Setup of job 3811:
## fc_top
module fc_top(
	input wire clk,
	input wire rst_n,
	input wire valid_i,
	input wire [9*8-1:0] data_in,
	input wire [9*8-1:0] weight1,
	input wire [9*8-1:0] weight2,
	input wire [31:0] bias,
	output reg valid_o,
	output reg [7:0] data1_o,
	output reg [7:0] data2_o
);
Size: about 4400 cells after synthesis, ~350 flip-flops, about 0.031 mm² of cells after synthesis.
clock: 13.3 ns
lec_check: 0
abc_area: 1
cap_margin: 25
core_aspect_ratio: 1.12
core_margin: 2
core_utilization: 26
cts_cluster_diameter: 61
gpl_timing_driven: 0
max_routing_layer: met4
min_routing_layer: met2
place_density: 0.66
setup_slack_margin: 0.54
slew_margin: 30
tns_end_percent: 85
run.sh (not shown) runs the stock make flow with config.mk's settings and CLKGATE_MAP_FILE=.
The inputs of job 9620 differ from those of job 3811 as listed below.
- CORE_UTILIZATION now 64, was 26
- TNS_END_PERCENT no longer set, was 85
- CTS_CLUSTER_DIAMETER now 32, was 61
- GPL_TIMING_DRIVEN no longer set, was 0
- PLACE_DENSITY no longer set, was 0.66
- CORE_ASPECT_RATIO no longer set, was 1.12
- CAP_MARGIN now 20, was 25
- SETUP_SLACK_MARGIN now 1.32, was 0.54
- HOLD_SLACK_MARGIN now -0.1, previously not set
- MIN_ROUTING_LAYER no longer set, was met2
- ABC_AREA no longer set, was 1
- SLEW_MARGIN now 20, was 30
- the clock period (ns, I/O delays scaled along) now 6.53, was 13.3
Findings:
FAIL: job 9620; every other run in job 9620 and job 3811 is clean
On longest individual stage delay on the worst path, the lower figure sits with job 9620, not job 3811.
Summary of job 9620 over job 3811: post-synthesis to final-layout area growth rose 8.3 points, pin count of the biggest net entering global routing saw an increase.
### job 9620 -> job 3549
- CTS_CLUSTER_DIAMETER removed (was 32)
- HOLD_SLACK_MARGIN removed (was -0.1)
- SETUP_SLACK_MARGIN removed (was 1.32)
- MAX_ROUTING_LAYER removed (was met4)
- PLACE_DENSITY newly set to 0.6
- CORE_UTILIZATION changed from 64 to 40
- the clock period (ns, I/O delays scaled along) changed from 6.53 to 7.57
Job 3549 completed end to end with timing, DRC and antenna clean.
First-pass GRT wire length, job 3549 and job 9620, higher one = job 9620.
Total buffers and inverters traversed by the critical path came out lower on job 3549 than on job 9620.
Job 3549 ends up with higher cell count than job 9620 does.
Setup changes, job 3549 to job 9683
- CORE_MARGIN changed from 2 to 3
- CAP_MARGIN changed from 20 to 5
- GPL_ROUTABILITY_DRIVEN newly set to 0
- PLACE_DENSITY removed (was 0.6)
- CTS_CLUSTER_DIAMETER newly set to 252
- PLACE_DENSITY_LB_ADDON newly set to 0.08
- the clock period (ns, I/O delays scaled along) changed from 7.57 to 8.2
Findings:
Going from job 3549 to job 9683, clock buffer count rose by 2; hold slack fell by 5.4 ps.

v6:
fc_top again, from the RTL that the note above started with.
export LEC_CHECK = 0
export CAP_MARGIN = 20
export CORE_MARGIN = 2
export CORE_UTILIZATION = 59
export SETUP_SLACK_MARGIN = 1.3
export SLEW_MARGIN = 20
create_clock -name core_clock -period 4.76 [get_ports {clk}]
Completing all stages was not enough for v6: its layout failed the final checks because of setup timing.
For v7, these inputs were changed with respect to v6:
Settings: changing CORE_UTILIZATION from 59 to 72; setting CTS_CLUSTER_SIZE to 39 for the first time; changing CAP_MARGIN from 20 to 15; removing SETUP_SLACK_MARGIN (formerly 1.3); changing the clock period (ns, I/O delays scaled along) from 4.76 to 6.48.
--- outcome ---
Layout checks on v7: not met. Flow itself completed; violations: setup timing.
Between v7 and v6, it is v7 whose met3 track demand over resource in global routing is higher, by 2.3 points.
~same chip area from the yosys synthesis statistics in v6 and v7
Logic gate fraction of the total cell area on v7 is up relative to v6.
v7 vs. v6: flop-to-flop setup slack grew by 1.37 ns; worst hold slack picked up an extra 0.048 ns.
In the reports for v6 and v7, the larger final cycle utilization of the critical path belongs to v6.
NOTE: worst path setup slack after routing in v7 exceeds that of v6
Register cell area after layout of v7 is on par with v6.

## build 33
Starting RTL as in the previous note.
==> flow/config.mk <==
export PLATFORM = sky130hd
export DESIGN_NAME = fc_top
export DESIGN_NICKNAME = fc_top
export VERILOG_FILES = /design/flow/design.v
export SDC_FILE = /design/flow/constraint.sdc
export NUM_CORES = 4
export LEC_CHECK = 0
export CAP_MARGIN = 25
export CORE_ASPECT_RATIO = 1.56
export CORE_MARGIN = 2
export CORE_UTILIZATION = 26
export CTS_CLUSTER_DIAMETER = 61
export MAX_ROUTING_LAYER = met4
export PLACE_DENSITY = 0.66
export SETUP_SLACK_MARGIN = 1.8
export SLEW_MARGIN = 30
export TNS_END_PERCENT = 85
==> flow/constraint.sdc <==
create_clock -name core_clock -period 6.64 [get_ports {clk}]
set_input_delay 1.3280 -clock core_clock [delete_from_list [all_inputs] [get_ports {clk}]]
set_output_delay 1.3280 -clock core_clock [all_outputs]
set_load 0.01 [all_outputs]
Inputs modified between build 33 and build 61:
# build 33
export LEC_CHECK = 0
export CAP_MARGIN = 25
export CORE_ASPECT_RATIO = 1.56
export CORE_MARGIN = 2
export CORE_UTILIZATION = 26
export CTS_CLUSTER_DIAMETER = 61
export MAX_ROUTING_LAYER = met4
export PLACE_DENSITY = 0.66
export SETUP_SLACK_MARGIN = 1.8
export SLEW_MARGIN = 30
export TNS_END_PERCENT = 85
create_clock -name core_clock -period 6.64 [get_ports {clk}]
# build 61
export LEC_CHECK = 0
export CAP_MARGIN = 20
export CORE_MARGIN = 2
export CORE_UTILIZATION = 65
export CTS_CLUSTER_DIAMETER = 32
export HOLD_SLACK_MARGIN = 0.3
export MAX_ROUTING_LAYER = met4
export SETUP_SLACK_MARGIN = 1.32
export SLEW_MARGIN = 20
create_clock -name core_clock -period 6.53 [get_ports {clk}]
## What came out
- Build 33 closes out successfully: all stages finished, all timing, DRC and antenna checks passed.
- Ran to the end and failed final checks on negative setup slack: build 61.
- From build 33 to build 61 the numbers moved as follows: number of cells on the worst reg-to-reg path shows an increase of 10, wire length shows an increase of 16 mm.
Inputs modified between build 61 and build 65:
# build 61
export LEC_CHECK = 0
export CAP_MARGIN = 20
export CORE_MARGIN = 2
export CORE_UTILIZATION = 65
export CTS_CLUSTER_DIAMETER = 32
export HOLD_SLACK_MARGIN = 0.3
export MAX_ROUTING_LAYER = met4
export SETUP_SLACK_MARGIN = 1.32
export SLEW_MARGIN = 20
create_clock -name core_clock -period 6.53 [get_ports {clk}]
# build 65
export LEC_CHECK = 0
export CAP_MARGIN = 20
export CORE_MARGIN = 2
export CORE_UTILIZATION = 60
export PLACE_DENSITY = 0.6
export SLEW_MARGIN = 20
create_clock -name core_clock -period 7.57 [get_ports {clk}]
--- outcome ---
Both conditions hold for build 65: the flow ran to the end and the final layout passed the timing, DRC and antenna checks.
When build 65 is measured against build 61, its number of levels the H-tree was split into turns out 1 lower.
Met2 track utilization from global routing: build 65 and build 61 compared, higher one is build 61
The run with more setup slack is build 65; build 61 has less.
Build 65 vs build 61: hold slack down
Compare build 65 and build 61 | fraction of area in registers lower: build 61
Compared with build 61, in build 65 final critical delay including setup and external delays increased by 0.30 ns relative to the old numbers, period utilization decreased 10 points.

fjord:
fc_top again, from the RTL that the note above started with.
==> flow/design.v (excerpt) <==
module fc_top(
	input wire clk,
	input wire rst_n,
	input wire valid_i,
	input wire [9*8-1:0] data_in,
	input wire [9*8-1:0] weight1,
	input wire [9*8-1:0] weight2,
	input wire [31:0] bias,
	output reg valid_o,
	output reg [7:0] data1_o,
	output reg [7:0] data2_o
);
clock: 6.64 ns
lec_check: 0
abc_area: 1
cap_margin: 25
core_aspect_ratio: 1.56
core_margin: 2
core_utilization: 26
cts_cluster_diameter: 61
gpl_timing_driven: 0
max_routing_layer: met4
place_density: 0.66
setup_slack_margin: 0.54
slew_margin: 30
tns_end_percent: 85
Input-level comparison between juniper and fjord:
Settings: removing ABC_AREA (formerly 1); changing SETUP_SLACK_MARGIN from 0.54 to 1.32; changing CAP_MARGIN from 25 to 20; removing GPL_TIMING_DRIVEN (formerly 0); removing CORE_ASPECT_RATIO (formerly 1.56); removing PLACE_DENSITY (formerly 0.66); changing SLEW_MARGIN from 30 to 20; changing CORE_UTILIZATION from 26 to 65; changing CTS_CLUSTER_DIAMETER from 61 to 32; changing TNS_END_PERCENT from 85 to 5; changing the clock period (ns, I/O delays scaled along) from 6.64 to 6.53.
Findings:
Multi-input logic cell count shrinks by more than a quarter when moving from fjord to juniper.
Going from fjord to juniper, floorplan utilization up 39 points, remaining number of nets flagged by the antenna check after routing flat, global-route usage up 22 points.

== lane 3 ==
Starting RTL as in the previous note.
clock: 2.95 ns
lec_check: 0
cap_margin: 20
core_margin: 2
core_utilization: 69
cts_cluster_diameter: 354
cts_cluster_size: 99
place_density: 0.39
slew_margin: 20
Lane 3 did not finish; the tool stopped in 4_1_cts with error DPL-0033.
Modified inputs, lane 5 compared to lane 3
- PLACE_DENSITY_LB_ADDON now 0.28, previously not set
- PLACE_DENSITY no longer set, was 0.39
- CTS_CLUSTER_SIZE now 39, was 99
- CORE_UTILIZATION now 72, was 69
- CTS_CLUSTER_DIAMETER no longer set, was 354
- SETUP_SLACK_MARGIN now 0.11, previously not set
- the clock period (ns, I/O delays scaled along) now 6.42, was 2.95
==> results <==
Although lane 5 finished all stages, its layout failed final checks on setup timing. In lane 5, floorplan utilization is higher than in lane 3. Die outline area, lane 5 and lane 3: smaller value in lane 5. Number of placed instances with taps included in lane 5 is about 10% below lane 3. Compared with lane 3, lane 5 shows number of rows created at floorplan that has gone down slightly. Against lane 3 as the reference, lane 5 delivers a higher worst setup slack before clock tree synthesis.
